==> design/flow/design.v <==
module alu_v(wire_clock, wire_reset, enable_alu, m2, m3, m4, opCode, FR_in, FR_out, useCarry, flagToShifthAndRot, dec);
   input  wire         wire_clock;
   input  wire         wire_reset;
   input  wire         enable_alu;
   output reg  [15:0]  m2;
   input  wire [15:0]  m3;
   input  wire [15:0]  m4;
   input  wire [5:0]   opCode;
   input  wire [15:0]  FR_in;
   output reg  [15:0]  FR_out;
   input  wire         useCarry;
   input  wire [2:0]   flagToShifthAndRot;
   input  wire         dec;
   reg [15:0]  m2_next;
   reg [15:0]  FR_next;
   reg         m2_we;
   reg [31:0]  temp;
   reg [15:0]  m3c;
   wire        cin = useCarry & FR_out[11];
   always @* begin
      m2_next = m2;
      FR_next = FR_out;
      m2_we   = 1'b0;
      temp    = 32'h00000000;
      m3c     = 16'h0000;
      casez(opCode)
        6'b000110: begin
           FR_next = FR_in;
        end
        6'b100000: begin
           temp = {16'h0000, m3} + {16'h0000, m4} + {31'h0, cin};
           FR_next[11] = (temp > 32'h0000ffff);
           m2_next = temp[15:0];
           m2_we = 1'b1;
           FR_next[12] = (temp[15:0] == 16'h0000);
        end
        6'b100001: begin
           temp = {16'h0000, m3} - {16'h0000, m4} + {31'h0, cin};
           m3c = m3 + {15'h0000, cin};
           m2_we = 1'b1;
           if(m4 > m3c) begin
              FR_next[6] = 1'b1;
              m2_next = 16'h0000;
           end
           else begin
              FR_next[6] = 1'b0;
              m2_next = temp[15:0];
           end
           FR_next[12] = (temp[15:0] == 16'h0000);
        end
        6'b100010: begin
           temp = m3 * m4;
           m2_next = temp[15:0];
           m2_we = 1'b1;
           FR_next[10] = (temp > 32'h0000ffff);
           FR_next[12] = (temp[15:0] == 16'h0000);
        end
        6'b100011: begin
           m2_we = 1'b1;
           if(m4 == 16'h0000) begin
              FR_next[9] = 1'b1;
              m2_next = 16'h0000;
           end
           else begin
              FR_next[9] = 1'b0;
              m2_next = m3 / m4;
           end
           FR_next[12] = (m2_next == 16'h0000);
        end
        6'b100101: begin
           m2_we = 1'b1;
           if(m4 == 16'h0000) begin
              FR_next[9] = 1'b1;
              m2_next = 16'h0000;
           end
           else begin
              FR_next[9] = 1'b0;
              m2_next = m3 % m4;
           end
           FR_next[12] = (m2_next == 16'h0000);
        end
        6'b100100: begin
           m2_we = 1'b1;
           if(dec == 1'b0) begin
              m2_next = m3 + 16'h0001;
              FR_next[12] = 1'b0;
           end
           else begin
              m2_next = m3 - 16'h0001;
              FR_next[12] = (m2_next == 16'h0000);
           end
        end
        6'b010110: begin
           if(m3 == m4) FR_next[15:13] = 3'b001;
           if(m3 <  m4) FR_next[15:13] = 3'b010;
           if(m3 >  m4) FR_next[15:13] = 3'b100;
        end
        6'b010010: begin
           m2_next = m3 & m4;
           m2_we = 1'b1;
           if(m2_next == 16'h0000) FR_next[12] = 1'b1;
        end
        6'b010011: begin
           m2_next = m3 | m4;
           m2_we = 1'b1;
           if(m2_next == 16'h0000) FR_next[12] = 1'b1;
        end
        6'b010100: begin
           m2_next = m3 ^ m4;
           m2_we = 1'b1;
           if(m2_next == 16'h0000) FR_next[12] = 1'b1;
        end
        6'b010101: begin
           m2_next = ~m3;
           m2_we = 1'b1;
           if(m2_next == 16'h0000) FR_next[12] = 1'b1;
        end
        6'b010000: begin
           m2_we = 1'b1;
           casez(flagToShifthAndRot)
             3'b10?: m2_next = ((m3 << m4) & 16'hffff) | (m3 >> (16'h000f - m4));
             3'b11?: m2_next = ((m3 >> (16'h0010 - m4)) | (m3 << m4)) & 16'hffff;
             3'b00?: m2_next = m3 << m4;
             default: m2_next = m3 >> m4;
           endcase
        end
        default: begin
        end
      endcase
   end
   always @(posedge wire_clock) begin
      if(wire_reset) begin
         FR_out <= 16'h0000;
      end
      else if(enable_alu) begin
         FR_out <= FR_next;
         if(m2_we) m2 <= m2_next;
      end
   end
endmodule
module control_unit_v(wire_clock, wire_reset, bus_RAM_DATA_IN, bus_RAM_DATA_OUT, bus_RAM_ADDRESS, wire_RW, bus_keyboard, videoflag, bus_vga_pos, bus_vga_char, enable_alu, FR_in_at_control, FR_out_at_control, opcode, useCarry, flagToShifthAndRot, useDec, m2, m3, m4, data_debug, led);
   input  wire        wire_clock;
   input  wire        wire_reset;
   input  wire [15:0] bus_RAM_DATA_IN;
   output reg  [15:0] bus_RAM_DATA_OUT;
   output reg  [15:0] bus_RAM_ADDRESS;
   output reg         wire_RW;
   input  wire [7:0]  bus_keyboard;
   output reg         videoflag;
   output reg  [15:0] bus_vga_pos;
   output reg  [15:0] bus_vga_char;
   output reg         enable_alu;
   input  wire [15:0] FR_in_at_control;
   output reg  [15:0] FR_out_at_control;
   output reg  [5:0]  opcode;
   output reg         useCarry;
   output reg  [2:0]  flagToShifthAndRot;
   output reg         useDec;
   input  wire [15:0] m2;
   output reg  [15:0] m3;
   output reg  [15:0] m4;
   output wire [15:0] data_debug;
   output wire [15:0] led;
   reg [2:0]   stage;
   reg         processing_instruction;
   reg [15:0]  IR;
   reg [15:0]  PC;
   reg [15:0]  Rn [0:7];
   reg [15:0]  END;
   reg [15:0]  SP;
   assign led = 16'h0000;
   assign data_debug = 16'h0000;
   wire [2:0]  ra = IR[9:7];
   wire [2:0]  rb = IR[6:4];
   wire [2:0]  rc = IR[3:1];
   wire [15:0] FR = FR_in_at_control;
   reg cond;
   always @* begin
      case(IR[9:6])
        4'b0000: cond = 1'b1;
        4'b0001: cond = FR[13];
        4'b0010: cond = ~FR[13];
        4'b0011: cond = FR[12];
        4'b0100: cond = ~FR[12];
        4'b0101: cond = FR[11];
        4'b0110: cond = ~FR[11];
        4'b0111: cond = FR[15];
        4'b1000: cond = FR[14];
        4'b1001: cond = FR[15] | FR[13];
        4'b1010: cond = FR[14] | FR[13];
        4'b1011: cond = FR[10];
        4'b1100: cond = ~FR[10];
        4'b1101: cond = FR[6];
        4'b1110: cond = FR[9];
        default: cond = 1'b0;
      endcase
   end
   always @(posedge wire_clock) begin
      if(wire_reset) begin
         wire_RW <= 1'b0;
         PC <= 16'h0000;
         SP <= 16'h7ffc;
         videoflag <= 1'b0;
         enable_alu <= 1'b0;
         Rn[1] <= 16'h0121;
         Rn[3] <= 16'h0241;
         stage <= 3'd1;
         processing_instruction <= 1'b0;
      end
      else begin
         stage <= stage + 3'd1;
         enable_alu <= 1'b0;
         if(processing_instruction == 1'b0) begin
            case(stage)
              3'd1: begin
                 bus_RAM_ADDRESS <= PC;
              end
              3'd2: begin
                 processing_instruction <= 1'b1;
                 IR <= bus_RAM_DATA_IN;
                 PC <= PC + 16'h0001;
                 stage <= 3'd1;
              end
              default: ;
            endcase
         end
         else begin
            casez(IR)
              16'b110000??????????: begin
                 case(stage)
                   3'd1: bus_RAM_ADDRESS <= PC;
                   3'd2: END <= bus_RAM_DATA_IN;
                   3'd3: bus_RAM_ADDRESS <= END;
                   3'd4: begin
                      PC <= PC + 16'h0001;
                      Rn[ra] <= bus_RAM_DATA_IN;
                      processing_instruction <= 1'b0;
                      stage <= 3'd1;
                   end
                   default: ;
                 endcase
              end
              16'b110001??????????: begin
                 case(stage)
                   3'd1: bus_RAM_ADDRESS <= PC;
                   3'd2: END <= bus_RAM_DATA_IN;
                   3'd3: bus_RAM_ADDRESS <= END;
                   3'd4: begin
                      wire_RW <= 1'b1;
                      bus_RAM_DATA_OUT <= Rn[ra];
                   end
                   3'd5: begin
                      PC <= PC + 16'h0001;
                      wire_RW <= 1'b0;
                      processing_instruction <= 1'b0;
                      stage <= 3'd1;
                   end
                   default: ;
                 endcase
              end
              16'b111101??????????: begin
                 case(stage)
                   3'd1: bus_RAM_ADDRESS <= Rn[ra];
                   3'd2: begin
                      wire_RW <= 1'b1;
                      bus_RAM_DATA_OUT <= Rn[rb];
                   end
                   3'd3: begin
                      wire_RW <= 1'b0;
                      processing_instruction <= 1'b0;
                      stage <= 3'd1;
                   end
                   default: ;
                 endcase
              end
              16'b111100??????????: begin
                 case(stage)
                   3'd1: bus_RAM_ADDRESS <= Rn[rb];
                   3'd2: begin
                      Rn[ra] <= bus_RAM_DATA_IN;
                      processing_instruction <= 1'b0;
                      stage <= 3'd1;
                   end
                   default: ;
                 endcase
              end
              16'b111000??????????: begin
                 case(stage)
                   3'd1: bus_RAM_ADDRESS <= PC;
                   3'd2: begin
                      Rn[ra] <= bus_RAM_DATA_IN;
                      PC <= PC + 16'h0001;
                      processing_instruction <= 1'b0;
                      stage <= 3'd1;
                   end
                   default: ;
                 endcase
              end
              16'b110011??????????: begin
                 case(stage)
                   3'd1: begin
                      casez(IR[1:0])
                        2'b?0: Rn[ra] <= Rn[rb];
                        2'b01: Rn[ra] <= SP;
                        2'b11: SP <= Rn[ra];
                      endcase
                   end
                   3'd2: begin
                      processing_instruction <= 1'b0;
                      stage <= 3'd1;
                   end
                   default: ;
                 endcase
              end
              16'b110010??????????: begin
                 case(stage)
                   3'd1: begin
                      bus_vga_pos <= Rn[rb];
                      bus_vga_char <= Rn[ra];
                   end
                   3'd2: begin
                      if(bus_vga_char[11:8] == 4'h0)
                        bus_vga_char <= Rn[ra] + 16'h0f00;
                      else if(bus_vga_char[11:8] == 4'hf)
                        bus_vga_char <= Rn[ra] - 16'h0f00;
                   end
                   3'd3: videoflag <= 1'b1;
                   3'd4: videoflag <= 1'b0;
                   3'd5: begin
                      processing_instruction <= 1'b0;
                      stage <= 3'd1;
                   end
                   default: ;
                 endcase
              end
              16'b110101??????????: begin
                 case(stage)
                   3'd1: Rn[ra] <= {8'h00, bus_keyboard};
                   3'd2: begin
                      processing_instruction <= 1'b0;
                      stage <= 3'd1;
                   end
                   default: ;
                 endcase
              end
              16'b000101??????????: begin
                 case(stage)
                   3'd1: bus_RAM_ADDRESS <= SP;
                   3'd2: begin
                      wire_RW <= 1'b1;
                      if(IR[6] == 1'b0)
                        bus_RAM_DATA_OUT <= Rn[ra];
                      else
                        bus_RAM_DATA_OUT <= FR;
                   end
                   3'd3: begin
                      wire_RW <= 1'b0;
                      processing_instruction <= 1'b0;
                      stage <= 3'd1;
                      SP <= SP - 16'h0001;
                   end
                   default: ;
                 endcase
              end
              16'b000110??????????: begin
                 case(stage)
                   3'd1: SP <= SP + 16'h0001;
                   3'd2: bus_RAM_ADDRESS <= SP;
                   3'd3: begin
                      if(IR[6] == 1'b0) begin
                         Rn[ra] <= bus_RAM_DATA_IN;
                      end
                      else begin
                         FR_out_at_control <= bus_RAM_DATA_IN;
                         opcode <= IR[15:10];
                         enable_alu <= 1'b1;
                      end
                   end
                   3'd6: begin
                      processing_instruction <= 1'b0;
                      stage <= 3'd1;
                   end
                   default: ;
                 endcase
              end
              16'b000100??????????: begin
                 case(stage)
                   3'd1: SP <= SP + 16'h0001;
                   3'd2: bus_RAM_ADDRESS <= SP;
                   3'd3: PC <= bus_RAM_DATA_IN;
                   3'd4: begin
                      PC <= PC + 16'h0001;
                      processing_instruction <= 1'b0;
                      stage <= 3'd1;
                   end
                   default: ;
                 endcase
              end
              16'b100000??????????, 16'b100001??????????, 16'b100010??????????,
              16'b100011??????????, 16'b100101??????????, 16'b010010??????????,
              16'b010011??????????, 16'b010100??????????, 16'b010101??????????,
              16'b100100??????????, 16'b010110??????????, 16'b010000??????????: begin
                 case(stage)
                   3'd1: begin
                      opcode <= IR[15:10];
                      enable_alu <= 1'b1;
                      casez(IR[15:10])
                        6'b100100: begin
                           m3 <= Rn[ra];
                           useDec <= IR[6];
                        end
                        6'b010110: begin
                           m3 <= Rn[ra];
                           m4 <= Rn[rb];
                        end
                        6'b010101: begin
                           m3 <= Rn[rb];
                        end
                        6'b010000: begin
                           m3 <= Rn[ra];
                           m4 <= {12'h000, IR[3:0]};
                           flagToShifthAndRot <= IR[6:4];
                        end
                        6'b10000?: begin
                           m3 <= Rn[rb];
                           m4 <= Rn[rc];
                           useCarry <= IR[0];
                        end
                        default: begin
                           m3 <= Rn[rb];
                           m4 <= Rn[rc];
                        end
                      endcase
                   end
                   3'd6: begin
                      if(IR[15:10] == 6'b010110)
                        bus_vga_char <= FR;
                      else
                        Rn[ra] <= m2;
                      if(IR[15:10] == 6'b010100)
                        bus_vga_char <= m2;
                      processing_instruction <= 1'b0;
                      stage <= 3'd1;
                   end
                   default: ;
                 endcase
              end
              16'b000010??????????: begin
                 case(stage)
                   3'd1: bus_RAM_ADDRESS <= PC;
                   3'd2: if(cond) PC <= bus_RAM_DATA_IN - 16'h0001;
                   3'd3: PC <= PC + 16'h0001;
                   3'd4: begin
                      processing_instruction <= 1'b0;
                      stage <= 3'd1;
                   end
                   default: ;
                 endcase
              end
              16'b000011??????????: begin
                 case(stage)
                   3'd1: bus_RAM_ADDRESS <= SP;
                   3'd2: begin
                      wire_RW <= 1'b1;
                      bus_RAM_DATA_OUT <= PC;
                   end
                   3'd3: wire_RW <= 1'b0;
                   3'd4: bus_RAM_ADDRESS <= PC;
                   3'd5: begin
                      if(cond) begin
                         PC <= bus_RAM_DATA_IN - 16'h0001;
                         SP <= SP - 16'h0001;
                      end
                   end
                   3'd6: PC <= PC + 16'h0001;
                   3'd7: begin
                      processing_instruction <= 1'b0;
                      stage <= 3'd1;
                   end
                   default: ;
                 endcase
              end
              default: begin
                 wire_RW <= 1'b0;
                 processing_instruction <= 1'b0;
                 stage <= 3'd1;
              end
            endcase
         end
      end
   end
endmodule
module  cpu_v(wire_clock, wire_reset, bus_RAM_DATA_IN,bus_RAM_DATA_OUT,bus_RAM_ADDRESS,wire_RW, bus_keyboard, videoflag, bus_vga_pos, bus_vga_char,data_debug, led);
   input wire         wire_clock;
   input wire         wire_reset;
   input wire [15:0]  bus_RAM_DATA_IN;
   output wire [15:0]  bus_RAM_DATA_OUT;
   output wire [15:0]  bus_RAM_ADDRESS;
   output wire         wire_RW;
   input  wire [7:0]  bus_keyboard;
   output wire         videoflag;
   output wire [15:0]  bus_vga_pos;
   output wire [15:0]  bus_vga_char;
   output wire [15:0]  data_debug;
   output wire [15:0]  led;
   wire [15:0]         m2;
   wire [15:0]         m3;
   wire [15:0]         m4;
   wire                enable_alu;
   wire [5:0]          opCode;
   wire                useCarry;
   wire                useDec;
   wire [15:0]         FR_in_at_control;
   wire [15:0]         FR_out_at_control;
   wire [2:0]          flagToShifthAndRot;
   alu_v alu_v_dut(wire_clock,wire_reset,enable_alu,m2,m3,m4,opCode,FR_out_at_control,FR_in_at_control,useCarry,flagToShifthAndRot,useDec);
   control_unit_v control_v_dut(wire_clock, wire_reset, bus_RAM_DATA_IN,bus_RAM_DATA_OUT,bus_RAM_ADDRESS,wire_RW, bus_keyboard, videoflag, bus_vga_pos, bus_vga_char,enable_alu,FR_in_at_control,FR_out_at_control,opCode,useCarry,flagToShifthAndRot,useDec,m2,m3,m4,data_debug, led);
endmodule
==> design/flow/run.sh <==
#!/bin/bash
# the make line also repeats each setting of config.mk as NAME=value (left out here)
make -C /OpenROAD-flow-scripts/flow DESIGN_CONFIG=/design/flow/config.mk WORK_HOME=/design/flow/orfs CLKGATE_MAP_FILE= finish
==> design/flow/config.mk <==
export PLATFORM = sky130hd
export DESIGN_NAME = cpu_v
export DESIGN_NICKNAME = cpu_v
export VERILOG_FILES = /design/flow/design.v
export SDC_FILE = /design/flow/constraint.sdc
export NUM_CORES = 4
export LEC_CHECK = 0
export ABC_AREA = 1
export CAP_MARGIN = 20
export CORE_MARGIN = 2
export CORE_UTILIZATION = 68
export CTS_CLUSTER_DIAMETER = 234
export SLEW_MARGIN = 20
==> design/flow/constraint.sdc <==
create_clock -name core_clock -period 26.7 [get_ports {wire_clock}]
set_input_delay 5.3400 -clock core_clock [delete_from_list [all_inputs] [get_ports {wire_clock}]]
set_output_delay 5.3400 -clock core_clock [all_outputs]
set_load 0.01 [all_outputs]
==> changes_impl.md, run 1 <==
## Flow update

* Reg2Reg Depth at 180
* Final Hold Vio Count at 0
* Power Clock at 0.000589 W
* CP arrival at 25270 ps
* Fillers at 4794
* HPWL after DPL at 131000 µm
* CP max FO at 19
* Top Consumer: combinational logic
* IO Pins at 124
* CP delay by family, top: simple AND/OR/NAND/NOR gates
* Final GP Congestion at 1.12
* EDFF count, synth at 282
* Total wire length at 182000 µm
* Flop+latch power at 0.000684 W
* Mapped Cells at 6279
* Die height at 260 µm
* Largest net degree at the start of global routing at 85
* Unique cell type count in the Yosys netlist at 81
* Top_reg_cell synth: edfxtp_1
* Post-route minimum period at 24990 ps
* Post-synthesis compound-gate area fraction at 19.4%
* Core Rows at 93
* Buffers & Inverters on Critical Path at 22
* Slowest cell on crit path: edfxtp_1
* Total grt overflow at 0
* Gate Area at 30100 µm²
* Number of vias in the routed layout at 48800
* XOR-XNOR Cells, Area Fraction at 4.20%
* Critical path capture point: alu_v_dut.m2[15]
* Critical Path RT at 26980 ps
* Chip area at 67700 µm²
* Number of port buffers at 91
* Combinational gate power at 0.000800 W
* Htree depth at 2
* Worst R2R Setup Slack at 1710 ps
* Max Cap Viol at 0
* Kind of end point of the critical path: register
* CTS clock-pin slew for the worst setup and hold paths at 80 ps
* Leakage power at 22.5 nW
* Clock power share at 28.4%
* CTS sink cnt at 362
* NetSw at 0.000846 W
* Post-synth mux share at 0.291%
* Hold Crit Depth at 2
* First-pass DRT Iterations at 14
* Wirelength per Cell at 25.3 µm
* Register share after synthesis at 22.5%
* Dominant cell area share at 19.0%
* DRC errors left at 0
* Stages on the worst setup path at 180
* Max-slew violations at 0
* CP startpoint kind: register
* Vias/cell at 6.77
* Yosys stat cell total at 6279
* Critical path startpoint: control_v_dut.m4[10]
* Number of antenna violations at the first check in global routing at 9
* Clock Skews at 32.3 ps
* Synth top area cells: edfxtp_1 (19%), nand2_1 (11%), ha_1 (10%)
* PnR worst setup slack at 1710 ps
* Final instance count without filler cells at 7202
* Slew @ Worst Pin at 1220 ps
* Clock latency (worst-skew pair) at 580 ps
* Comb power frac at 38.6%
* Synthesis warning total at 2
* Yosys stat chip area at 44700 µm²
* Layout area overhead at 8.65%
* Post-Syn Area per Cell at 7.11 µm²
* Clk root buf: clkbuf_16
* Vias in the first global route at 46000
* Total global-route track usage at 52.2%
* Asr flop ratio synth at 0%
* Placed cell area at 46200 µm²
* Internal power at 0.00123 W
* Clk buf depth at 3
* Pre-CTS setup slack at -350 ps
* PD cells at 42.7 nW/µm²
* CP dominant cell by count: nand2_1
* Core Region at 64700 µm²
* Fin nets at 6899
* Leading area contributor after synthesis: edfxtp_1
* Achievable frequency at 40.0 MHz
* Yosys reg bits at 362
* CP peak stage delay at 400 ps
* OpenROAD warnings at 79
* Worst reg2reg startpoint: control_v_dut.m4[10]
* Routed Antenna Nets at 0
* CTS buffer count at 38
* Sw Ratio at 40.8%
* Pwr Total at 0.00207 W
* Cell area after layout at 48500 µm²
* Yosys top cell by instances: nand2_1
* Main logic family after synthesis: simple AND/OR/NAND/NOR gates
* Placed cell count at 7057
* Adder share at 19.4%
* Die X at 260 µm
* Worst R2R End: alu_v_dut.m2[15]
* Worst VDD drop at 81.7 µV
* Flop area at 10100 µm²
* Simple share at 22.8%
* Worst hold slack at 470 ps
* First-pass GRT wire length at 268000 µm
* Initial DRC count at 8576
* Status: no timing/DRC/antenna violations
* Initial core utilization at 69.0%
* Hold_sp: control_v_dut.IR[4]
* HP Class: register to register
* Seq pwr share at 33.0%
* Slew HR at 16.7%
* Tcrit/Tclk final at 93.6%
* Crit path kind: register to register
* TritonCTS clock tree: built
* Mapped Area at 44700 µm²
* Top cells by count: nand2_1 (1283), inv_1 (939), o21ai_0 (602)
* Final setup violation count at 0
-- layout make-up --
class	count	area share, %
sequential	362	20.8
timing repair inverter	2	0.0309
antenna	11	0.0567
clock buffer	44	2.07
multi-input combinational	4661	61.9
clock inverter	26	0.725
timing repair buffer	259	4.50
tap	855	2.20
inverter	982	7.69
-- per-layer routing --
layer  up-vias  routed length [µm]  global-route usage [%]
li1      21000                   -                       -
met1     21800               59800                    62.4
met2      4569               76700                    79.7
met3      1458               26200                    13.5
met4         4               19600                    42.3
met5         -                  23                       0
-- repair_timing --
item,4_1_cts,5_1_grt
endpoints found under the setup margin,15,17
resized,3,103
gates cloned,1,1
buffers inserted,1,61
pin swaps,0,26
hold buffers,0,0
hold endpoints to repair,0,0
-- stage by stage --
| stage | utilization, % | setup TNS, ps |
|---|---|---|
| 2_1_floorplan | - | 0 |
| 4_1_cts | 73.6 | 0 |
| 3_5_place_dp | 71.4 | -1770 |
| 5_1_grt | 75.0 | -1630 |
| 3_3_place_gp | 71.4 | 0 |
| 6_report | 75.0 | 0 |
==> run 2, diff against run 1 <==
- ABC_AREA: 1 -> unset
- CORE_UTILIZATION: 68 -> 72
- CTS_CLUSTER_DIAMETER: 234 -> 400
- CTS_CLUSTER_SIZE: unset -> 10
- PLACE_DENSITY_LB_ADDON: unset -> 0.18
- SETUP_SLACK_MARGIN: unset -> 1.56
- SLEW_MARGIN: 20 -> 35
- clock period: 26.7 -> 5.28 ns (I/O delays scaled with it)
==> run 2 against run 1 <==
Against the previous run: the run now fails in global routing (5_1_grt); die size is 7.0% lower; synthesized cell count fell by 19%; area after synthesis is 1.7% lower.
==> changes_impl.md, run 2 <==
### Implementation results

* Core Region at 60400 µm²
* Post-synthesis compound-gate area fraction at 19.9%
* Die X at 251 µm
* Unique cell type count in the Yosys netlist at 107
* Clk buf depth at 3
* HPWL after DPL at 143000 µm
* Chip area at 63000 µm²
* Final GP Congestion at 1.16
* CTS sink cnt at 362
* Placed cell count at 6494
* Post-synth mux share at 9.06%
* Mapped Area at 43900 µm²
* Synthesis warning total at 2
* Synth top area cells: edfxtp_1 (19%), ha_1 (10%), fa_1 (9.4%)
* Total grt overflow at 2013
* Register share after synthesis at 22.9%
* Simple share at 17.6%
* Initial core utilization at 72.7%
* Clk root buf: clkbuf_16
* Post-Syn Area per Cell at 8.63 µm²
* Leading area contributor after synthesis: edfxtp_1
* Mapped Cells at 5090
* EDFF count, synth at 282
* Number of port buffers at 91
* First error: [ERROR GRT-0116] Global routing finished with congestion. Check the congestion regions in the DRC Viewer.
* Htree depth at 2
* Yosys stat chip area at 43900 µm²
* Yosys top cell by instances: nand2_1
* Failing step: global routing (5_1_grt)
* Placed cell area at 51700 µm²
* XOR-XNOR Cells, Area Fraction at 4.17%
* Total global-route track usage at 92.3%
* Main logic family after synthesis: AND-OR/OR-AND gates
* Top cells by count: nand2_1 (525), nor2_1 (524), inv_1 (373)
* Yosys reg bits at 362
* Asr flop ratio synth at 0%
* Status: did not finish
* Die height at 251 µm
* Adder share at 19.7%
* Top_reg_cell synth: edfxtp_1
* CTS buffer count at 42
* Core Rows at 90
* Yosys stat cell total at 5090
* IO Pins at 124
* Dominant cell area share at 19.3%
run 2: layer usage:
layer | overflow | track usage (%)
met3 | 123 | 81.0
met2 | 1162 | 107
met5 | 9 | 56.8
met4 | 635 | 98.8
met1 | 84 | 87.7
run 2: repair_timing:
action,CTS
endpoints found under the setup margin,207
hold buffers,0
gates cloned,5
pin swaps,166
setup buffers,137
gates resized,394
run 2: stage by stage:
| step | TNS, ps | hold slack [ps] | worst slack, ps |
|---|---|---|---|
| after CTS | -312840 | 481 | -18360 |
| after detailed placement | -331160 | 466 | -19600 |
| after global placement | -312890 | 443 | -18530 |
| after floorplan | -315510 | 422 | -18760 |
==> run 3, diff against run 2 <==
- CORE_UTILIZATION: 72 -> 40
- CTS_CLUSTER_DIAMETER: 400 -> unset
- CTS_CLUSTER_SIZE: 10 -> unset
- PLACE_DENSITY_LB_ADDON: 0.18 -> unset
- SETUP_SLACK_MARGIN: 1.56 -> unset
- SLEW_MARGIN: 35 -> 20
- clock period: 5.28 -> 33.8 ns (I/O delays scaled with it)
==> run 3 against run 2 <==
Against the previous run: the run now finishes clean; die size rose by 79%; area after synthesis did not move; synthesized cell count unchanged.
==> changes_impl.md, run 3 <==
## Flow update

* Clk root buf: clkbuf_16
* Critical path startpoint: control_v_dut.m4[15]
* Initial core utilization at 40.3%
* Total wire length at 187000 µm
* Unique cell type count in the Yosys netlist at 107
* Leading area contributor after synthesis: edfxtp_1
* Cell area after layout at 47900 µm²
* Busiest grt layer: met2
* Synth top area cells: edfxtp_1 (19%), ha_1 (10%), fa_1 (9.4%)
* CTS buffer count at 39
* Routed Antenna Nets at 0
* Power Clock at 0.000475 W
* Clock latency (worst-skew pair) at 610 ps
* Top Consumer: sequential cells
* HP Class: register to register
* Setup bufs post-CTS at 0
* Achievable frequency at 31.7 MHz
* CP max FO at 23
* CP startpoint kind: register
* Max-slew violations at 0
* Simple share at 17.6%
* Clock Skews at 31.5 ps
* Final GP Congestion at 1.08
* Asr flop ratio synth at 0%
* Stages on the worst setup path at 111
* RSZ-0062 raised after global routing: false
* Main logic family after synthesis: AND-OR/OR-AND gates
* Yosys stat chip area at 43900 µm²
* GR Util met1 at 41.2%
* Die X at 335 µm
* Met3 GRT Util at 6.41%
* Chip area at 112000 µm²
* Kind of end point of the critical path: register
* Final Hold Vio Count at 0
* Layout area overhead at 9.08%
* Mapped Cells at 5090
* # resized after CTS at 0
* First-pass DRT Iterations at 10
* # hold bufs at CTS at 0
* PD cells at 31.8 nW/µm²
* Slew @ Worst Pin at 1340 ps
* Core Region at 109000 µm²
* Clk buf depth at 3
* Worst R2R End: alu_v_dut.m2[1]
* TritonCTS clock tree: built
* Critical path capture point: alu_v_dut.m2[1]
* Slew HR at 10.6%
* Post-route minimum period at 31590 ps
* Wirelength per Cell at 28.8 µm
* EDFF count, synth at 282
* Worst R2R Setup Slack at 2210 ps
* Hold Crit Depth at 1
* Initial DRC count at 5537
* Die height at 335 µm
* OpenROAD warnings at 77
* Final core occ at 44.0%
* CTS clock-pin slew for the worst setup and hold paths at 60 ps
* First-pass GRT wire length at 271000 µm
* Core Rows at 121
* Worst reg2reg startpoint: control_v_dut.m4[15]
* Sw Ratio at 37.0%
* Vias/cell at 6.46
* CTS sink cnt at 362
* Clock power share at 31.2%
* Yosys top cell by instances: nand2_1
* Met2 GRT Util at 51.5%
* Mapped Area at 43900 µm²
* N_diodes at 0
* Placed cell count at 6427
* CP peak stage delay at 690 ps
* Reg2Reg Depth at 111
* Final setup violation count at 0
* Crit path kind: register to register
* Tcrit/Tclk final at 93.5%
* Dominant cell area share at 19.3%
* Top cells by count: nand2_1 (525), nor2_1 (524), inv_1 (373)
* XOR-XNOR Cells, Area Fraction at 4.17%
* CP dominant cell by count: ha_1
* Number of port buffers at 91
* Buffers & Inverters on Critical Path at 4
* Register share after synthesis at 22.9%
* HPWL after DPL at 138000 µm
* Synthesis warning total at 2
* Htree depth at 2
* Seq pwr share at 34.4%
* Fin nets at 5647
* Yosys reg bits at 362
* Critical Path RT at 34070 ps
* Status: no timing/DRC/antenna violations
* Largest net degree at the start of global routing at 57
* Post-Syn Area per Cell at 8.63 µm²
* Final instance count without filler cells at 6498
* CP arrival at 31860 ps
* Placed cell area at 46400 µm²
* Max Cap Viol at 0
* Leakage power at 19.4 nW
* Combinational gate power at 0.000523 W
* Post-synthesis compound-gate area fraction at 19.9%
* Total grt overflow at 0
* Flop+latch power at 0.000523 W
* Worst VDD drop at 42.0 µV
* IO Pins at 124
* CP delay by family, top: AND-OR/OR-AND gates
* Adder share at 19.7%
* Top_reg_cell synth: edfxtp_1
* Setup TNS at 0 ps
* Internal power at 0.000959 W
* Number of antenna violations at the first check in global routing at 3
* Number of vias in the routed layout at 42000
* Comb power frac at 34.4%
* Total global-route track usage at 32.5%
* Worst hold slack at 467 ps
* Vias in the first global route at 40100
* Yosys stat cell total at 5090
* DRC errors left at 0
* Hold_sp: control_v_dut.IR[4]
* NetSw at 0.000563 W
* Slowest cell on crit path: a21oi_1
* Post-synth mux share at 9.06%
==> run 3: per-stage QoR <==
| step | power (W) | setup slack (ps) |
|---|---|---|
| floorplan | 0.000857 | 6370 |
| global placement | 0.00104 | 2470 |
| detailed placement | 0.00104 | 1950 |
| CTS | 0.00151 | 1850 |
| global route | 0.00158 | 124 |
| finish | 0.00152 | 2210 |
==> run 3: final cells by class <==
cell class	count	area, µm²
Inverter	388	1460
Timing Repair Buffer	230	1950
Multi-Input combinational cell	4033	31300
Clock inverter	26	352
Fill cell	10600	61000
Tap cell	1414	1770
Sequential cell	362	10100
Clock buffer	45	1040
==> run 3: layer usage <==
layer | vias up | wire length, µm
li1 | 18500 | -
met1 | 20300 | 71900
met2 | 2532 | 82700
met3 | 634 | 19100
met4 | 4 | 13600
met5 | - | 22
==> run 4, diff against run 3 <==
- ABC_AREA: unset -> 1
- CORE_UTILIZATION: 40 -> 66
- CTS_CLUSTER_DIAMETER: unset -> 301
- MAX_ROUTING_LAYER: unset -> met4
- SETUP_SLACK_MARGIN: unset -> 0.07
- TNS_END_PERCENT: unset -> 5
- clock period: 33.8 -> 21.8 ns (I/O delays scaled with it)
==> run 4 against run 3 <==
Against the previous run: the run now fails in global routing (5_1_grt); area after synthesis increased by 1.7%; synthesized cell count increased by 23%; die size decreased by 38%.
==> changes_impl.md, run 4 <==
### Implementation results

* Placed cell count at 7599
* Simple share at 22.8%
* Adder share at 19.4%
* CTS sink cnt at 362
* Yosys stat cell total at 6279
* Top cells by count: nand2_1 (1283), inv_1 (939), o21ai_0 (602)
* Yosys top cell by instances: nand2_1
* Htree depth at 2
* First error: [ERROR GRT-0232] Routing congestion too high. Check the congestion heatmap in the GUI.
* Final GP Congestion at 1.11
* Asr flop ratio synth at 0%
* XOR-XNOR Cells, Area Fraction at 4.20%
* Core Region at 67000 µm²
* Top_reg_cell synth: edfxtp_1
* Dominant cell area share at 19.0%
* Mapped Area at 44700 µm²
* Core Rows at 95
* CTS buffer count at 38
* Unique cell type count in the Yosys netlist at 81
* Post-synthesis compound-gate area fraction at 19.4%
* Number of port buffers at 91
* Leading area contributor after synthesis: edfxtp_1
* Status: did not finish
* Yosys stat chip area at 44700 µm²
* Register share after synthesis at 22.5%
* Yosys reg bits at 362
* Initial core utilization at 66.6%
* Chip area at 69800 µm²
* Die X at 264 µm
* Clk root buf: clkbuf_16
* Mapped Cells at 6279
* Post-Syn Area per Cell at 7.11 µm²
* HPWL after DPL at 134000 µm
* Synth top area cells: edfxtp_1 (19%), nand2_1 (11%), ha_1 (10%)
* Total grt overflow at 9
* Clk buf depth at 3
* Synthesis warning total at 2
* Main logic family after synthesis: simple AND/OR/NAND/NOR gates
* IO Pins at 124
* Post-synth mux share at 0.291%
* Pre-CTS setup slack at -1640 ps
* Failing step: global routing (5_1_grt)
* Die height at 264 µm
* Placed cell area at 50300 µm²
* Total global-route track usage at 72.2%
* EDFF count, synth at 282
[run 4: stage by stage]
| step | utilization [%] | setup TNS, ps |
|---|---|---|
| 4_1_cts | 78.6 | -2520 |
| 3_3_place_gp | 75.0 | -4910 |
| 2_1_floorplan | - | 0 |
| 3_5_place_dp | 75.0 | -21390 |
[run 4: timing repair]
item | CTS
setup endpoints to repair | 17
resized | 171
pin swaps | 88
gates cloned | 2
hold buffers | 0
buffers inserted | 40
endpoints found under the hold margin | 0
[run 4: layer usage]
| metal | overflow | track usage, % |
|---|---|---|
| met5 | - | - |
| met1 | 0 | 75.4 |
| met2 | 4 | 89.7 |
| met4 | 5 | 64.8 |
| met3 | 0 | 48.7 |
==> run 5, diff against run 4 <==
- ABC_AREA: 1 -> unset
- CAP_MARGIN: 20 -> 0
- CORE_UTILIZATION: 66 -> 72
- CTS_CLUSTER_DIAMETER: 301 -> 400
- CTS_CLUSTER_SIZE: unset -> 10
- MAX_ROUTING_LAYER: met4 -> unset
- PLACE_DENSITY_LB_ADDON: unset -> 0.12
- SETUP_SLACK_MARGIN: 0.07 -> 1.56
- TNS_END_PERCENT: 5 -> unset
- clock period: 21.8 -> 5.28 ns (I/O delays scaled with it)
==> run 5 against run 4 <==
Against the previous run: the run again fails in global routing (5_1_grt); die size is 9.7% lower; synthesized cell count shrank 19%; area after synthesis decreased by 1.7%.
==> changes_impl.md, run 5 <==
### Implementation results

* Status: did not finish
* Failing step: global routing (5_1_grt)
* First error: [ERROR GRT-0116] Global routing finished with congestion. Check the congestion regions in the DRC Viewer.
* EDFF count, synth at 282
* Post-Syn Area per Cell at 8.63 µm²
* Clk buf depth at 3
* Die height at 251 µm
* Yosys stat cell total at 5090
* Post-synth mux share at 9.06%
* Top cells by count: nand2_1 (525), nor2_1 (524), inv_1 (373)
* Yosys top cell by instances: nand2_1
* Core Rows at 90
* Placed cell area at 51700 µm²
* Mapped Area at 43900 µm²
* CTS sink cnt at 362
* Yosys stat chip area at 43900 µm²
* # hold bufs at CTS at 0
* Clk root buf: clkbuf_16
* Dominant cell area share at 19.3%
* Final GP Congestion at 1.19
* HPWL after DPL at 140000 µm
* Top_reg_cell synth: edfxtp_1
* Core Region at 60400 µm²
* Htree depth at 2
* Main logic family after synthesis: AND-OR/OR-AND gates
* IO Pins at 124
* Leading area contributor after synthesis: edfxtp_1
* Synthesis warning total at 2
* Adder share at 19.7%
* Register share after synthesis at 22.9%
* Total global-route track usage at 90.5%
* Total grt overflow at 1448
* Chip area at 63000 µm²
* Number of port buffers at 91
* Post-synthesis compound-gate area fraction at 19.9%
* Initial core utilization at 72.7%
* CTS buffer count at 42
* Mapped Cells at 5090
* XOR-XNOR Cells, Area Fraction at 4.17%
* Die X at 251 µm
* Asr flop ratio synth at 0%
* Unique cell type count in the Yosys netlist at 107
* Synth top area cells: edfxtp_1 (19%), ha_1 (10%), fa_1 (9.4%)
* Placed cell count at 6492
* Yosys reg bits at 362
* Simple share at 17.6%
[run 5: what timing repair did]
| action | in CTS |
|---|---|
| buffers inserted | 119 |
| hold endpoints to repair | 0 |
| gates cloned | 6 |
| endpoints found under the setup margin | 194 |
| pin swaps | 187 |
| gates resized | 369 |
[run 5: stage by stage]
stage               worst slack, ps  total power, W
floorplan                    -18760         0.00556
global placement             -18250         0.00692
detailed placement           -19090         0.00712
CTS                          -18350          0.0101
[run 5: per-layer routing]
layer / global-route usage [%] / overflow
met2: 104 / 817
met1: 88.4 / 76
met5: 55.4 / 12
met3: 79.1 / 88
met4: 93.7 / 455
==> run 6, diff against run 5 <==
- CAP_MARGIN: 0 -> 20
- CELL_PAD_IN_SITES_DETAIL_PLACEMENT: unset -> 2
- CORE_UTILIZATION: 72 -> 40
- CTS_CLUSTER_DIAMETER: 400 -> 198
- CTS_CLUSTER_SIZE: 10 -> unset
- GPL_ROUTABILITY_DRIVEN: unset -> 0
- PLACE_DENSITY_LB_ADDON: 0.12 -> unset
- SETUP_SLACK_MARGIN: 1.56 -> unset
- clock period: 5.28 -> 32.0 ns (I/O delays scaled with it)
==> run 6 against run 5 <==
Against the previous run: the run again fails in global routing (5_1_grt); area after synthesis stayed put; synthesized cell count stayed put; die size is 79% higher.
==> changes_impl.md, run 6 <==
### Implementation results

* Die X at 335 µm
* Post-Syn Area per Cell at 8.63 µm²
* CTS sink cnt at 362
* Simple share at 17.6%
* # hold bufs at CTS at 0
* Die height at 335 µm
* Adder share at 19.7%
* Top_reg_cell synth: edfxtp_1
* Leading area contributor after synthesis: edfxtp_1
* Post-synthesis compound-gate area fraction at 19.9%
* First error: [ERROR GRT-0232] Routing congestion too high. Check the congestion heatmap in the GUI.
* Core Rows at 121
* CTS buffer count at 43
* Total grt overflow at 32
* Asr flop ratio synth at 0%
* Core Region at 109000 µm²
* Yosys reg bits at 362
* Status: did not finish
* Register share after synthesis at 22.9%
* Clk root buf: clkbuf_16
* Placed cell count at 6424
* Pre-CTS setup slack at -2480 ps
* Initial core utilization at 40.3%
* EDFF count, synth at 282
* Unique cell type count in the Yosys netlist at 107
* HPWL after DPL at 189000 µm
* IO Pins at 124
* Main logic family after synthesis: AND-OR/OR-AND gates
* Yosys stat cell total at 5090
* Number of port buffers at 91
* Synth top area cells: edfxtp_1 (19%), ha_1 (10%), fa_1 (9.4%)
* Yosys stat chip area at 43900 µm²
* Htree depth at 2
* Dominant cell area share at 19.3%
* Clk buf depth at 3
* Chip area at 112000 µm²
* Failing step: global routing (5_1_grt)
* Synthesis warning total at 2
* Top cells by count: nand2_1 (525), nor2_1 (524), inv_1 (373)
* Post-synth mux share at 9.06%
* Mapped Area at 43900 µm²
* XOR-XNOR Cells, Area Fraction at 4.17%
* Yosys top cell by instances: nand2_1
* Total global-route track usage at 65.5%
* Mapped Cells at 5090
==> run 6: per-layer routing <==
| metal | overflow | track usage [%] |
|---|---|---|
| met5 | 0 | 42.5 |
| met4 | 16 | 64.6 |
| met3 | 0 | 53.7 |
| met2 | 15 | 79.8 |
| met1 | 1 | 63.4 |
==> run 6: what timing repair did <==
item                                    in CTS
buffers inserted                             7
endpoints found under the setup margin      17
pin swaps                                    3
resized                                     25
gates cloned                                 0
==> run 6: stage by stage <==
stage | cell area, µm² | power, W
4_1_cts | 48100 | 0.00173
3_5_place_dp | 46400 | 0.00115
3_3_place_gp | 46400 | 0.00109
2_1_floorplan | 44000 | 0.000905
==> run 7, diff against run 6 <==
- ABC_AREA: unset -> 0
- CELL_PAD_IN_SITES_DETAIL_PLACEMENT: 2 -> unset
- CORE_UTILIZATION: 40 -> 66
- CTS_CLUSTER_DIAMETER: 198 -> 260
- GPL_ROUTABILITY_DRIVEN: 0 -> unset
- GPL_TIMING_DRIVEN: unset -> 1
- MAX_ROUTING_LAYER: unset -> met4
- SETUP_SLACK_MARGIN: unset -> 3.65
- clock period: 32.0 -> 25.6 ns (I/O delays scaled with it)
==> run 7 against run 6 <==
Against the previous run: the layout now fails its checks (setup timing); area after synthesis unchanged; die size down 39%; synthesized cell count stayed put.
==> changes_impl.md, run 7 <==
## Flow update

* Synthesis warning total at 2
* Internal power at 0.00123 W
* Final setup violation count at 17
* HPWL after DPL at 130000 µm
* NetSw at 0.000743 W
* Yosys stat chip area at 43900 µm²
* CP arrival at 26600 ps
* Htree depth at 2
* Clock power share at 28.2%
* Achievable frequency at 38.0 MHz
* Top cells by count: nand2_1 (525), nor2_1 (524), inv_1 (373)
* CTS clock-pin slew for the worst setup and hold paths at 80 ps
* Routed Antenna Nets at 0
* Worst VDD drop at 74.0 µV
* Adder share at 19.7%
* Status: complete, but fails checks
* Final instance count without filler cells at 6279
* CTS sink cnt at 362
* Mapped Cells at 5090
* Flop+latch power at 0.000690 W
* Stages on the worst setup path at 120
* Dominant cell area share at 19.3%
* IO Pins at 124
* Chip area at 68600 µm²
* Hold Crit Depth at 0
* Worst R2R End: alu_v_dut.m2[13]
* Worst R2R Setup Slack at -740 ps
* Hold Path Sink: control_v_dut.flagToShifthAndRot[1]
* Die X at 262 µm
* CP dominant cell by count: ha_4
* Clock latency (worst-skew pair) at 580 ps
* RSZ-0062 raised after global routing: true
* Worst reg2reg startpoint: control_v_dut.m4[12]
* Post-Syn Area per Cell at 8.63 µm²
* Placed cell count at 5963
* Clk root buf: clkbuf_16
* Leading area contributor after synthesis: edfxtp_1
* TritonCTS clock tree: built
* Leakage power at 21.3 nW
* Asr flop ratio synth at 0%
* Slew @ Worst Pin at 1250 ps
* Critical Path RT at 25860 ps
* Top_reg_cell synth: edfxtp_1
* EDFF count, synth at 282
* Max-slew violations at 0
* Largest net degree at the start of global routing at 57
* Kind of end point of the critical path: register
* Fin nets at 5968
* XOR-XNOR Cells, Area Fraction at 4.17%
* Total grt overflow at 0
* DRC errors left at 0
* Placed cell area at 47100 µm²
* Comb power frac at 36.8%
* Main logic family after synthesis: AND-OR/OR-AND gates
* # hold bufs at CTS at 0
* Vias in the first global route at 44800
* Yosys top cell by instances: nand2_1
* Combinational gate power at 0.000725 W
* PD cells at 37.9 nW/µm²
* CP max FO at 8
* Unique cell type count in the Yosys netlist at 107
* Number of port buffers at 91
* Final GP Congestion at 1.11
* Tcrit/Tclk final at 103%
* Crit path kind: register to register
* PnR worst setup slack at -741 ps
* Mapped Area at 43900 µm²
* Vias/cell at 7.68
* Simple share at 17.6%
* Number of antenna violations at the first check in global routing at 8
* Pwr Total at 0.00197 W
* Hold_sp: control_v_dut.IR[5]
* Clk buf depth at 3
* Reg2Reg Depth at 120
* Post-route minimum period at 26340 ps
* Number of vias in the routed layout at 48200
* Total wire length at 200000 µm
* Seq pwr share at 35.0%
* Layout area overhead at 18.6%
* Yosys reg bits at 362
* Total global-route track usage at 55.4%
* OpenROAD warnings at 82
* Initial DRC count at 9029
* Cell area after layout at 52100 µm²
* Worst hold slack at 452 ps
* Synth top area cells: edfxtp_1 (19%), ha_1 (10%), fa_1 (9.4%)
* CP peak stage delay at 560 ps
* Sw Ratio at 37.7%
* Clock Skews at 46.3 ps
* Initial core utilization at 66.7%
* Die height at 262 µm
* Buffers & Inverters on Critical Path at 17
* HP Class: register to register
* Post-synth mux share at 9.06%
* Power Clock at 0.000557 W
* Wirelength per Cell at 31.9 µm
* Slowest cell on crit path: or4_4
* CTS buffer count at 37
* Critical path startpoint: control_v_dut.m4[12]
* Yosys stat cell total at 5090
* First-pass GRT wire length at 275000 µm
* Blocking Checks: setup timing
* Slew HR at 14.4%
* Core Region at 65900 µm²
* Register share after synthesis at 22.9%
* Final Hold Vio Count at 0
* CP delay by family, top: AND-OR/OR-AND gates
* First-pass DRT Iterations at 14
* Core Rows at 94
* Top Consumer: combinational logic
* Critical path capture point: alu_v_dut.m2[13]
* Post-synthesis compound-gate area fraction at 19.9%
* Max Cap Viol at 0
* CP startpoint kind: register
* Setup TNS at -9650 ps
==> run 7: stage by stage <==
stage	worst slack [ps]	utilization, %
2_1_floorplan	1540	-
3_3_place_gp	-192	71.4
3_5_place_dp	-540	71.4
4_1_cts	1800	76.8
5_1_grt	-1560	79.1
6_report	-741	79.1
==> run 7: area by class of cell <==
class	instances	area, µm²
multi-input combinational	4035	33700
fill	4091	13800
sequential	362	10100
timing repair buffer	551	4510
inverter	388	1460
tap	864	1080
clock buffer	45	986
clock inverter	23	208
antenna	11	27.5
==> run 7: timing repair <==
item	4_1_cts	5_1_grt
buffers inserted	152	82
cloned	3	0
endpoints found under the setup margin	17	17
pin swaps	150	168
resized	228	154
==> run 7: metal layers <==
layer  part of all wire [%]  global-route usage [%]
met1                     31                    64.6
met2                     41                    79.5
met3                     16                    15.5
met4                     12                    46.3
met5                      0                       -
==> run 8, diff against run 7 <==
- ABC_AREA: 0 -> 1
- CORE_UTILIZATION: 66 -> 70
- CTS_CLUSTER_DIAMETER: 260 -> 276
- CTS_CLUSTER_SIZE: unset -> 34
- GPL_TIMING_DRIVEN: 1 -> unset
- SETUP_SLACK_MARGIN: 3.65 -> 4.88
- clock period: 25.6 -> 25.9 ns (I/O delays scaled with it)
==> run 8 against run 7 <==
Against the previous run: the flow now stops in global routing (5_1_grt); die size fell by 4.0%; synthesized cell count up 23%; area after synthesis increased by 1.7%.
==> changes_impl.md, run 8 <==
### Implementation results

* Mapped Area at 44700 µm²
* Asr flop ratio synth at 0%
* Placed cell area at 46700 µm²
* HPWL after DPL at 131000 µm
* Post-synthesis compound-gate area fraction at 19.4%
* Yosys top cell by instances: nand2_1
* Yosys reg bits at 362
* Chip area at 65800 µm²
* Mapped Cells at 6279
* Failing step: global routing (5_1_grt)
* Status: did not finish
* Post-Syn Area per Cell at 7.11 µm²
* Placed cell count at 7054
* Core Region at 63100 µm²
* CTS buffer count at 14
* Unique cell type count in the Yosys netlist at 81
* EDFF count, synth at 282
* Die height at 257 µm
* Dominant cell area share at 19.0%
* Adder share at 19.4%
* IO Pins at 124
* Register share after synthesis at 22.5%
* Top_reg_cell synth: edfxtp_1
* Yosys stat cell total at 6279
* Main logic family after synthesis: simple AND/OR/NAND/NOR gates
* First error: [ERROR GRT-0232] Routing congestion too high. Check the congestion heatmap in the GUI.
* Total global-route track usage at 89.5%
* Leading area contributor after synthesis: edfxtp_1
* CTS sink cnt at 362
* Total grt overflow at 1529
* Yosys stat chip area at 44700 µm²
* Core Rows at 92
* Synth top area cells: edfxtp_1 (19%), nand2_1 (11%), ha_1 (10%)
* Top cells by count: nand2_1 (1283), inv_1 (939), o21ai_0 (602)
* Simple share at 22.8%
* Htree depth at 1
* Number of port buffers at 91
* Synthesis warning total at 2
* XOR-XNOR Cells, Area Fraction at 4.20%
* Initial core utilization at 70.8%
* Clk buf depth at 3
* # hold bufs at CTS at 0
* Clk root buf: clkbuf_16
* Post-synth mux share at 0.291%
* Final GP Congestion at 1.14
* Die X at 257 µm
run 8: metal layers:
metal  GRT overflow  GRT usage (%)
met5              -              -
met2            863            102
met4            295           85.0
met3            159           75.4
met1            212           89.4
run 8: what timing repair did:
item,CTS
cloned,7
setup endpoints to repair,17
setup buffers,212
pin swaps,199
gates resized,397
run 8: per-stage QoR:
step | setup TNS (ps) | setup slack (ps)
3_5_place_dp | -105 | -55.4
4_1_cts | 0 | 3600
2_1_floorplan | 0 | 4900
3_3_place_gp | 0 | 620
==> run 9, diff against run 8 <==
- ABC_AREA: 1 -> unset
- CTS_CLUSTER_DIAMETER: 276 -> 228
- SETUP_SLACK_MARGIN: 4.88 -> 1.44
==> run 9 against run 8 <==
Against the previous run: the flow again stops in global routing (5_1_grt); die size is 1.7% lower; area after synthesis down 1.7%; synthesized cell count shrank 19%.
==> changes_impl.md, run 9 <==
### Implementation results

* Number of port buffers at 91
* Initial core utilization at 71.0%
* Register share after synthesis at 22.9%
* Clk root buf: clkbuf_16
* Placed cell count at 5916
* Post-Syn Area per Cell at 8.63 µm²
* Total grt overflow at 8
* Asr flop ratio synth at 0%
* Mapped Cells at 5090
* Dominant cell area share at 19.3%
* Yosys top cell by instances: nand2_1
* Chip area at 64700 µm²
* First error: [ERROR GRT-0232] Routing congestion too high. Check the congestion heatmap in the GUI.
* HPWL after DPL at 126000 µm
* Synth top area cells: edfxtp_1 (19%), ha_1 (10%), fa_1 (9.4%)
* Clk buf depth at 3
* Post-synth mux share at 9.06%
* Synthesis warning total at 2
* Post-synthesis compound-gate area fraction at 19.9%
* Yosys stat cell total at 5090
* Main logic family after synthesis: AND-OR/OR-AND gates
* Unique cell type count in the Yosys netlist at 107
* Leading area contributor after synthesis: edfxtp_1
* Yosys reg bits at 362
* Core Rows at 91
* CTS sink cnt at 362
* Pre-CTS setup slack at -814 ps
* Failing step: global routing (5_1_grt)
* EDFF count, synth at 282
* Die X at 254 µm
* IO Pins at 124
* Status: did not finish
* Top cells by count: nand2_1 (525), nor2_1 (524), inv_1 (373)
* Core Region at 61800 µm²
* CTS buffer count at 14
* XOR-XNOR Cells, Area Fraction at 4.17%
* Mapped Area at 43900 µm²
* Adder share at 19.7%
* Die height at 254 µm
* Yosys stat chip area at 43900 µm²
* Final GP Congestion at 1.17
* Simple share at 17.6%
* Total global-route track usage at 69.6%
* Htree depth at 1
* Top_reg_cell synth: edfxtp_1
## run 9: timing repair
action	in CTS
hold buffers	0
setup buffers	107
gates cloned	3
pin swaps	96
setup endpoints to repair	17
resized	181
## run 9: layer usage
| layer | GRT usage (%) | GRT overflow |
|---|---|---|
| met1 | 74.1 | 1 |
| met2 | 86.3 | 3 |
| met3 | 46.3 | 0 |
| met4 | 60.5 | 4 |
| met5 | - | - |
## run 9: stage by stage
step	hold slack, ps	instance area (µm²)
after floorplan	422	44600
after global placement	442	46600
after detailed placement	437	46600
after CTS	468	48900
==> run 10, diff against run 9 <==
- ABC_AREA: unset -> 1
- CORE_UTILIZATION: 70 -> 72
- CTS_CLUSTER_DIAMETER: 228 -> 229
- CTS_CLUSTER_SIZE: 34 -> unset
- SETUP_SLACK_MARGIN: 1.44 -> unset
- clock period: 25.9 -> 22.3 ns (I/O delays scaled with it)
==> run 10 against run 9 <==
Against the previous run: the run again fails in global routing (5_1_grt); die size down 1.1%; area after synthesis grew 1.7%; synthesized cell count grew 23%.
==> changes_impl.md, run 10 <==
### Implementation results

* Core Rows at 91
* # hold bufs at CTS at 0
* Asr flop ratio synth at 0%
* CTS buffer count at 37
* Yosys top cell by instances: nand2_1
* HPWL after DPL at 127000 µm
* Leading area contributor after synthesis: edfxtp_1
* Yosys reg bits at 362
* Failing step: global routing (5_1_grt)
* Final GP Congestion at 1.18
* Post-synthesis compound-gate area fraction at 19.4%
* Mapped Area at 44700 µm²
* Adder share at 19.4%
* Yosys stat chip area at 44700 µm²
* Top cells by count: nand2_1 (1283), inv_1 (939), o21ai_0 (602)
* Total grt overflow at 1642
* Unique cell type count in the Yosys netlist at 81
* XOR-XNOR Cells, Area Fraction at 4.20%
* Main logic family after synthesis: simple AND/OR/NAND/NOR gates
* EDFF count, synth at 282
* Chip area at 64000 µm²
* Total global-route track usage at 90.0%
* Clk root buf: clkbuf_16
* Synth top area cells: edfxtp_1 (19%), nand2_1 (11%), ha_1 (10%)
* First error: [ERROR GRT-0232] Routing congestion too high. Check the congestion heatmap in the GUI.
* Yosys stat cell total at 6279
* Htree depth at 2
* Initial core utilization at 72.6%
* Die X at 253 µm
* Simple share at 22.8%
* Dominant cell area share at 19.0%
* Core Region at 61500 µm²
* Post-synth mux share at 0.291%
* CTS sink cnt at 362
* Post-Syn Area per Cell at 7.11 µm²
* Top_reg_cell synth: edfxtp_1
* Synthesis warning total at 2
* Number of port buffers at 91
* Clk buf depth at 3
* Die height at 253 µm
* Register share after synthesis at 22.5%
* Mapped Cells at 6279
* Status: did not finish
* IO Pins at 124
==> run 10: layer usage <==
layer	global-route usage, %	GRT overflow
met5	-	-
met4	88.7	349
met3	76.1	132
met2	104	981
met1	87.7	180
==> run 10: what timing repair did <==
action / 4_1_cts
setup endpoints to repair: 17
gates resized: 170
buffers inserted: 32
pin swaps: 63
cloned: 2
hold endpoints to repair: 0
==> run 10: per-stage QoR <==
step	util [%]	instance area [µm²]	std cells	worst slack, ps	TNS [ps]
4_1_cts	85.4	52500	7621	4.76	0
3_3_place_gp	81.5	50100	7519	-567	-4600
2_1_floorplan	-	44800	6310	59.4	0
3_5_place_dp	81.5	50100	7519	-1410	-20870
==> run 11, diff against run 10 <==
- ABC_AREA: 1 -> unset
- CAP_MARGIN: 20 -> 0
- CORE_ASPECT_RATIO: unset -> 0.61
- CORE_UTILIZATION: 72 -> 39
- CTS_CLUSTER_DIAMETER: 229 -> unset
- GPL_TIMING_DRIVEN: unset -> 0
- HOLD_SLACK_MARGIN: unset -> -0.07
- MAX_ROUTING_LAYER: met4 -> met5
- MIN_ROUTING_LAYER: unset -> met1
- SETUP_SLACK_MARGIN: unset -> 5.0
- clock period: 22.3 -> 31.6 ns (I/O delays scaled with it)
==> run 11 against run 10 <==
Against the previous run: now clean on timing, DRC and antenna; area after synthesis is 1.7% lower; synthesized cell count is 19% lower; die size is 80% higher.
==> changes_impl.md, run 11 <==
## Flow update

* Max Cap Viol at 0
* PnR worst setup slack at 5060 ps
* Leading area contributor after synthesis: edfxtp_1
* IO Pins at 124
* Buffers & Inverters on Critical Path at 21
* Setup TNS at 0 ps
* OpenROAD warnings at 78
* Total grt overflow at 0
* Stages on the worst setup path at 127
* Vias/cell at 6.49
* Vias in the first global route at 41400
* Yosys top cell by instances: nand2_1
* Worst VDD drop at 55.2 µV
* Hold Path Sink: control_v_dut.opcode[3]
* Adder share at 19.7%
* Layout area overhead at 21.2%
* CP startpoint kind: register
* Internal power at 0.000975 W
* CTS sink cnt at 362
* Sw Ratio at 39.3%
* First-pass DRT Iterations at 7
* Synth top area cells: edfxtp_1 (19%), ha_1 (10%), fa_1 (9.4%)
* Die X at 434 µm
* Core Rows at 96
* Critical path capture point: alu_v_dut.FR_out[12]
* Initial core utilization at 39.2%
* Top cells by count: nand2_1 (525), nor2_1 (524), inv_1 (373)
* Total global-route track usage at 37.3%
* Wirelength per Cell at 31.7 µm
* Main logic family after synthesis: AND-OR/OR-AND gates
* Unique cell type count in the Yosys netlist at 107
* First-pass GRT wire length at 309000 µm
* Total wire length at 224000 µm
* CP peak stage delay at 560 ps
* Yosys stat cell total at 5090
* Worst hold slack at 472 ps
* HP Class: register to register
* NetSw at 0.000632 W
* Clock Skews at 21.5 ps
* Fillers at 10700
* Max-slew violations at 0
* Mapped Area at 43900 µm²
* Initial DRC count at 7267
* CP delay by family, top: AND-OR/OR-AND gates
* Mapped Cells at 5090
* Final GP Congestion at 1.05
* Post-synth mux share at 9.06%
* Hold Crit Depth at 0
* Final setup violation count at 0
* Pre-CTS setup slack at -4460 ps
* Yosys reg bits at 362
* Status: no timing/DRC/antenna violations
* Worst R2R End: alu_v_dut.FR_out[12]
* Number of port buffers at 91
* Leakage power at 21.2 nW
* Comb power frac at 38.2%
* Die height at 266 µm
* Reg2Reg Depth at 127
* Top Consumer: combinational logic
* Yosys stat chip area at 43900 µm²
* Simple share at 17.6%
* XOR-XNOR Cells, Area Fraction at 4.17%
* Clock power share at 27.6%
* Worst R2R Setup Slack at 5060 ps
* Crit path kind: register to register
* Dominant cell area share at 19.3%
* Seq pwr share at 34.3%
* Combinational gate power at 0.000613 W
* Slowest cell on crit path: or4_4
* CP arrival at 27130 ps
* Clock latency (worst-skew pair) at 660 ps
* Clk buf depth at 3
* Critical path startpoint: control_v_dut.m3[0]
* Flop+latch power at 0.000551 W
* CP dominant cell by count: ha_4
* Fin nets at 6115
* Post-Syn Area per Cell at 8.63 µm²
* Achievable frequency at 37.7 MHz
* Tcrit/Tclk final at 84.0%
* CP max FO at 13
* Synthesis warning total at 2
* Slew @ Worst Pin at 1360 ps
* Asr flop ratio synth at 0%
* CTS clock-pin slew for the worst setup and hold paths at 80 ps
* Register share after synthesis at 22.9%
* Slew HR at 8.77%
* Worst reg2reg startpoint: control_v_dut.m3[0]
* Final Hold Vio Count at 0
* Critical Path RT at 32190 ps
* TritonCTS clock tree: built
* PD cells at 30.2 nW/µm²
* Hold_sp: control_v_dut.IR[13]
* Post-synthesis compound-gate area fraction at 19.9%
* Htree depth at 1
* Power Clock at 0.000443 W
* Chip area at 115000 µm²
* CTS buffer count at 31
* Number of vias in the routed layout at 45900
* Clk root buf: clkbuf_16
* DRC errors left at 0
* Core Region at 112000 µm²
* Post-route minimum period at 26540 ps
* Kind of end point of the critical path: register
* Largest net degree at the start of global routing at 26
* HPWL after DPL at 172000 µm
* Routed Antenna Nets at 0
* RSZ-0062 raised after global routing: true
* Number of antenna violations at the first check in global routing at 13
* Top_reg_cell synth: edfxtp_1
* EDFF count, synth at 282
-- run 11: what timing repair did --
action | 4_1_cts | 5_1_grt
resized | 287 | 265
endpoints found under the hold margin | 0 | 0
setup endpoints to repair | 17 | 17
setup buffers | 100 | 147
pin swaps | 85 | 198
hold buffers | 0 | 0
gates cloned | 3 | 8
-- run 11: metrics by stage --
step	cell area, µm²	util [%]	power, W	cells
after global routing	53200	47.5	0.00167	7066
final	53200	47.5	0.00161	7068
after CTS	50600	45.2	0.00157	6911
after floorplan	44100	-	0.000917	5121
after global placement	46900	41.8	0.00112	6731
after detailed placement	47300	42.2	0.00112	6750
-- run 11: routing by layer --
layer | wire [µm] | share of wire (%) | track usage [%]
met5 | 185 | 0.083 | 0
met4 | 4420 | 2.0 | 5.46
met3 | 38700 | 17 | 17.4
met2 | 80300 | 36 | 45.6
met1 | 100000 | 45 | 58.3
-- run 11: layout make-up --
type | count | area (µm²) | share of cell area, %
clock inverter | 26 | 318 | 0.597
tap | 1519 | 1900 | 3.57
buffer | 338 | 1830 | 3.44
timing repair inverter | 2 | 13.8 | 0.0259
antenna | 2 | 5.00 | 0.00941
inverter | 388 | 1500 | 2.82
multi-input combinational | 4033 | 33500 | 63.0
timing repair buffer | 366 | 3250 | 6.11
clock buffer | 32 | 779 | 1.46
sequential | 362 | 10100 | 18.9
==> run 12, diff against run 11 <==
- CAP_MARGIN: 0 -> 20
- CORE_ASPECT_RATIO: 0.61 -> unset
- CORE_UTILIZATION: 39 -> 40
- GPL_TIMING_DRIVEN: 0 -> unset
- HOLD_SLACK_MARGIN: -0.07 -> unset
- MAX_ROUTING_LAYER: met5 -> unset
- MIN_ROUTING_LAYER: met1 -> unset
- SETUP_SLACK_MARGIN: 5.0 -> unset
- clock period: 31.6 -> 32.0 ns (I/O delays scaled with it)
==> run 12 against run 11 <==
Against the previous run: still clean; clock power is 11% higher; hold slack better by 10 ps; wire length shrank 13%; combinational power fell by 9.5%; critical path depth is 21 lower; area after synthesis unchanged; first-iteration DRC count shrank 22%; register-to-register slack worse by 3400 ps; largest cell class unchanged.
==> changes_impl.md, run 12 <==
## Flow update

* Yosys stat chip area at 43900 µm²
* Critical path startpoint: control_v_dut.m3[6]
* Total wire length at 196000 µm
* Kind of end point of the critical path: register
* Max Cap Viol at 0
* Core Region at 109000 µm²
* Internal power at 0.000999 W
* Critical path capture point: alu_v_dut.m2[5]
* RSZ-0062 raised after global routing: false
* Initial core utilization at 40.3%
* Final GP Congestion at 1.06
* Vias/cell at 6.55
* CP delay by family, top: AND-OR/OR-AND gates
* Hold Crit Depth at 1
* CP startpoint kind: register
* Layout area overhead at 9.21%
* Clock Skews at 33.8 ps
* Main logic family after synthesis: AND-OR/OR-AND gates
* CP max FO at 23
* Die height at 335 µm
* Slowest cell on crit path: nor4_2
* Top Consumer: combinational logic
* Worst R2R End: alu_v_dut.m2[5]
* # hold bufs at CTS at 0
* Number of vias in the routed layout at 42600
* CP dominant cell by count: ha_1
* Post-Syn Area per Cell at 8.63 µm²
* # resized after CTS at 0
* Clk buf depth at 3
* Core Rows at 121
* CTS sink cnt at 362
* Top cells by count: nand2_1 (525), nor2_1 (524), inv_1 (373)
* Comb power frac at 34.7%
* CTS buffer count at 39
* Number of antenna violations at the first check in global routing at 7
* Pwr Total at 0.00160 W
* Slew HR at 8.03%
* Htree depth at 2
* Largest net degree at the start of global routing at 57
* Worst VDD drop at 46.5 µV
* Clock latency (worst-skew pair) at 620 ps
* Flop+latch power at 0.000554 W
* Yosys top cell by instances: nand2_1
* Total grt overflow at 0
* Combinational gate power at 0.000555 W
* First-pass DRT Iterations at 7
* Achievable frequency at 32.9 MHz
* Wirelength per Cell at 30.1 µm
* Fillers at 10700
* HPWL after DPL at 145000 µm
* Synthesis warning total at 2
* Clock power share at 30.6%
* NetSw at 0.000600 W
* CP arrival at 30780 ps
* Setup TNS at 0 ps
* Mapped Area at 43900 µm²
* Sw Ratio at 37.5%
* Simple share at 17.6%
* Leakage power at 19.4 nW
* Dominant cell area share at 19.3%
* Yosys reg bits at 362
* Mapped Cells at 5090
* Yosys stat cell total at 5090
* Unique cell type count in the Yosys netlist at 107
* First-pass GRT wire length at 280000 µm
* Final core occ at 44.1%
* Chip area at 112000 µm²
* Buffers & Inverters on Critical Path at 2
* Initial DRC count at 5675
* Tcrit/Tclk final at 94.9%
* XOR-XNOR Cells, Area Fraction at 4.17%
* Crit path kind: register to register
* Post-route minimum period at 30370 ps
* Register share after synthesis at 22.9%
* Total global-route track usage at 33.9%
* Power Clock at 0.000490 W
* DRC errors left at 0
* Leading area contributor after synthesis: edfxtp_1
* Die X at 335 µm
* CP peak stage delay at 950 ps
* Clk root buf: clkbuf_16
* Critical Path RT at 32420 ps
* Final setup violation count at 0
* Stages on the worst setup path at 106
* Slew @ Worst Pin at 1340 ps
* Post-synth mux share at 9.06%
* Seq pwr share at 34.7%
* Max-slew violations at 0
* TritonCTS clock tree: built
* Fin nets at 5651
* PD cells at 33.4 nW/µm²
* Top_reg_cell synth: edfxtp_1
* Synth top area cells: edfxtp_1 (19%), ha_1 (10%), fa_1 (9.4%)
* CTS clock-pin slew for the worst setup and hold paths at 70 ps
* Vias in the first global route at 40200
* Setup bufs post-CTS at 0
* OpenROAD warnings at 77
* IO Pins at 124
* EDFF count, synth at 282
* Worst R2R Setup Slack at 1630 ps
* Status: no timing/DRC/antenna violations
* Routed Antenna Nets at 0
* Number of port buffers at 91
* HP Class: register to register
* Worst reg2reg startpoint: control_v_dut.m3[6]
* Final Hold Vio Count at 0
* Asr flop ratio synth at 0%
* Adder share at 19.7%
* Post-synthesis compound-gate area fraction at 19.9%
* Hold_sp: control_v_dut.IR[4]
* Reg2Reg Depth at 106
[run 12: routing by layer]
metal  GRT usage [%]  wire length (µm)  vias up
met1            43.2             74500    20700
li1                -                 -    18500
met2            53.0             86400     2673
met4            21.8             15300        4
met5               0                26        -
met3            6.14             19400      677
[run 12: stage by stage]
step	worst slack (ps)	std cells	cell area, µm²	hold slack, ps
3_5_place_dp	597	6431	46400	465
5_1_grt	5.23	6503	47900	507
3_3_place_gp	1140	6430	46400	458
2_1_floorplan	4570	5121	44000	422
6_report	1630	6508	48000	483
4_1_cts	483	6503	47800	481
[run 12: layout make-up]
class,count,area (µm²),share of cell area [%]
multi-input cells,4033,31300,65.3
flip-flops and latches,362,10100,21.0
repair buffers,234,1980,4.14
well taps,1414,1770,3.69
inverters,388,1460,3.04
clock buffers,45,1010,2.10
clock inverters,27,347,0.723
diodes,5,12.5,0.0261
Power and IR drop assume default switching activity.
